Setup of 01-20:
// mult16_top
module mult16_top (
  input         clk,
  input  [15:0] a,
  input  [15:0] b,
  output [31:0] p
);
For scale: about 730 cells after synthesis, roughly 64 flip-flops, roughly 65 I/O pins.
export LEC_CHECK = 0
export ABC_AREA = 1
export CAP_MARGIN = 20
export CORE_MARGIN = 2
export CORE_UTILIZATION = 72
export CTS_CLUSTER_SIZE = 10
export HOLD_SLACK_MARGIN = 0.29
export SETUP_SLACK_MARGIN = 2.18
export SLEW_MARGIN = 20
export TNS_END_PERCENT = 40
create_clock -name core_clock -period 7.94 [get_ports {clk}]
run.sh (not shown) runs the stock make flow with config.mk's settings and CLKGATE_MAP_FILE=.
01-20 finished all stages; layout check result: FAIL, due to negative setup slack.
The inputs of 04-26 differ from those of 01-20 as listed below.
- clearing HOLD_SLACK_MARGIN, which used to be 0.29
- putting PLACE_DENSITY at 0.67 where nothing was set
- clearing TNS_END_PERCENT, which used to be 40
- clearing ABC_AREA, which used to be 1
- clearing CTS_CLUSTER_SIZE, which used to be 10
- clearing SETUP_SLACK_MARGIN, which used to be 2.18
- swapping 7.94 for 12.1 in the clock period (ns, I/O delays scaled along)
--- outcome ---
Changes observed in 04-26 relative to 01-20: total CTS buffers saw little to no change; relative max-transition margin saw an increase. Total length of routed met3 wires: 04-26 and 01-20 compared, higher one is 04-26. NOTE wire length 01-20->04-26 decreased slightly. Compared with 01-20, in 04-26 critical path depth decreased 1; final non-filler cell total decreased 7.6%. Going from 01-20 to 04-26, fraction of area in clock buffers and inverters shrinks by 0.20 points. The layout from 04-26, despite a flow that completed every stage, fails the layout checks, with the failing checks listed as negative setup slack. Between 01-20 and 04-26, horizontal die dimension decreased.

== before ==
Starting RTL as in the previous note.
Settings: LEC_CHECK=0, CAP_MARGIN=20, CORE_ASPECT_RATIO=0.5, CORE_MARGIN=2, CORE_UTILIZATION=63, SETUP_SLACK_MARGIN=-1.43, SLEW_MARGIN=20, TNS_END_PERCENT=10; clock period 15.0 ns.
What after does differently from before at the input level:
--- a/flow/config.mk
+++ b/flow/config.mk
@@ -8,7 +8,6 @@
 export CAP_MARGIN = 20
-export CORE_ASPECT_RATIO = 0.5
 export CORE_MARGIN = 2
-export CORE_UTILIZATION = 63
-export SETUP_SLACK_MARGIN = -1.43
+export CORE_UTILIZATION = 50
+export MAX_ROUTING_LAYER = met4
+export PLACE_DENSITY_LB_ADDON = 0.26
 export SLEW_MARGIN = 20
-export TNS_END_PERCENT = 10
==> results <==
Compared with before, after shows a global-route usage that is 4.9 points lower.
On setup slack, after does better than before.
Taking before as the reference point, the routed wire length of after falls by about 1.9%.
The post-route fraction of the period consumed by the critical path on before is in line with that on after.

Starting RTL as in the previous note.
==> flow/config.mk <==
export PLATFORM = sky130hd
export DESIGN_NAME = mult16_top
export DESIGN_NICKNAME = mult16_top
export VERILOG_FILES = /design/flow/design.v
export SDC_FILE = /design/flow/constraint.sdc
export NUM_CORES = 4
export LEC_CHECK = 0
export CAP_MARGIN = 20
export CORE_MARGIN = 2
export CORE_UTILIZATION = 72
export PLACE_DENSITY = 0.65
export SETUP_SLACK_MARGIN = 0.58
export SLEW_MARGIN = 20
==> flow/constraint.sdc <==
create_clock -name core_clock -period 3.75 [get_ports {clk}]
set_input_delay 0.7500 -clock core_clock [delete_from_list [all_inputs] [get_ports {clk}]]
set_output_delay 0.7500 -clock core_clock [all_outputs]
set_load 0.01 [all_outputs]
The baseline completed, yet does not pass: setup timing.
Then changed:
--- a/flow/config.mk
+++ b/flow/config.mk
@@ -7,2 +7,3 @@
 export LEC_CHECK = 0
+export ABC_AREA = 1
 export CAP_MARGIN = 20
@@ -10,4 +11,3 @@
 export CORE_UTILIZATION = 72
-export PLACE_DENSITY = 0.65
-export SETUP_SLACK_MARGIN = 0.58
+export PLACE_DENSITY = 0.35
 export SLEW_MARGIN = 20
==> flow/constraint.sdc (replaced) <==
create_clock -name core_clock -period 9.39 [get_ports {clk}]
set_input_delay 1.8780 -clock core_clock [delete_from_list [all_inputs] [get_ports {clk}]]
set_output_delay 1.8780 -clock core_clock [all_outputs]
set_load 0.01 [all_outputs]
What happened: The new run finished but failed the layout checks on setup timing. Non-clock buffer count fell by 5. Cell area fell by 3.7%. Via count fell by about 2.8%.
Then changed:
--- a/flow/config.mk
+++ b/flow/config.mk
@@ -11,3 +11,3 @@
 export CORE_UTILIZATION = 72
-export PLACE_DENSITY = 0.35
+export PLACE_DENSITY_LB_ADDON = 0.14
 export SLEW_MARGIN = 20
==> flow/constraint.sdc (replaced) <==
create_clock -name core_clock -period 9.28 [get_ports {clk}]
set_input_delay 1.8560 -clock core_clock [delete_from_list [all_inputs] [get_ports {clk}]]
set_output_delay 1.8560 -clock core_clock [all_outputs]
set_load 0.01 [all_outputs]
What happened: The changed run completed, yet does not pass: setup timing. Setup slack is worse by 0.081 ns. Synthesized cell count stays the same. Global-route usage rises by 1.4 points. Register-to-register slack gets worse by 0.08 ns. Sequential share of layout area is lower by 0.18 points. Routed wire length grows by 6.5%. Cell count is about the same.
Then changed:
--- a/flow/config.mk
+++ b/flow/config.mk
@@ -7,7 +7,5 @@
 export LEC_CHECK = 0
-export ABC_AREA = 1
 export CAP_MARGIN = 20
 export CORE_MARGIN = 2
-export CORE_UTILIZATION = 72
-export PLACE_DENSITY_LB_ADDON = 0.14
+export CORE_UTILIZATION = 40
 export SLEW_MARGIN = 20
==> flow/constraint.sdc (replaced) <==
create_clock -name core_clock -period 15.0 [get_ports {clk}]
set_input_delay 3.0000 -clock core_clock [delete_from_list [all_inputs] [get_ports {clk}]]
set_output_delay 3.0000 -clock core_clock [all_outputs]
set_load 0.01 [all_outputs]
After rerunning:
- The new run completed without violations
- final cell count climbs by 3.4%
- global-route usage shrinks by 13 points
- area after synthesis drops by 3.9%
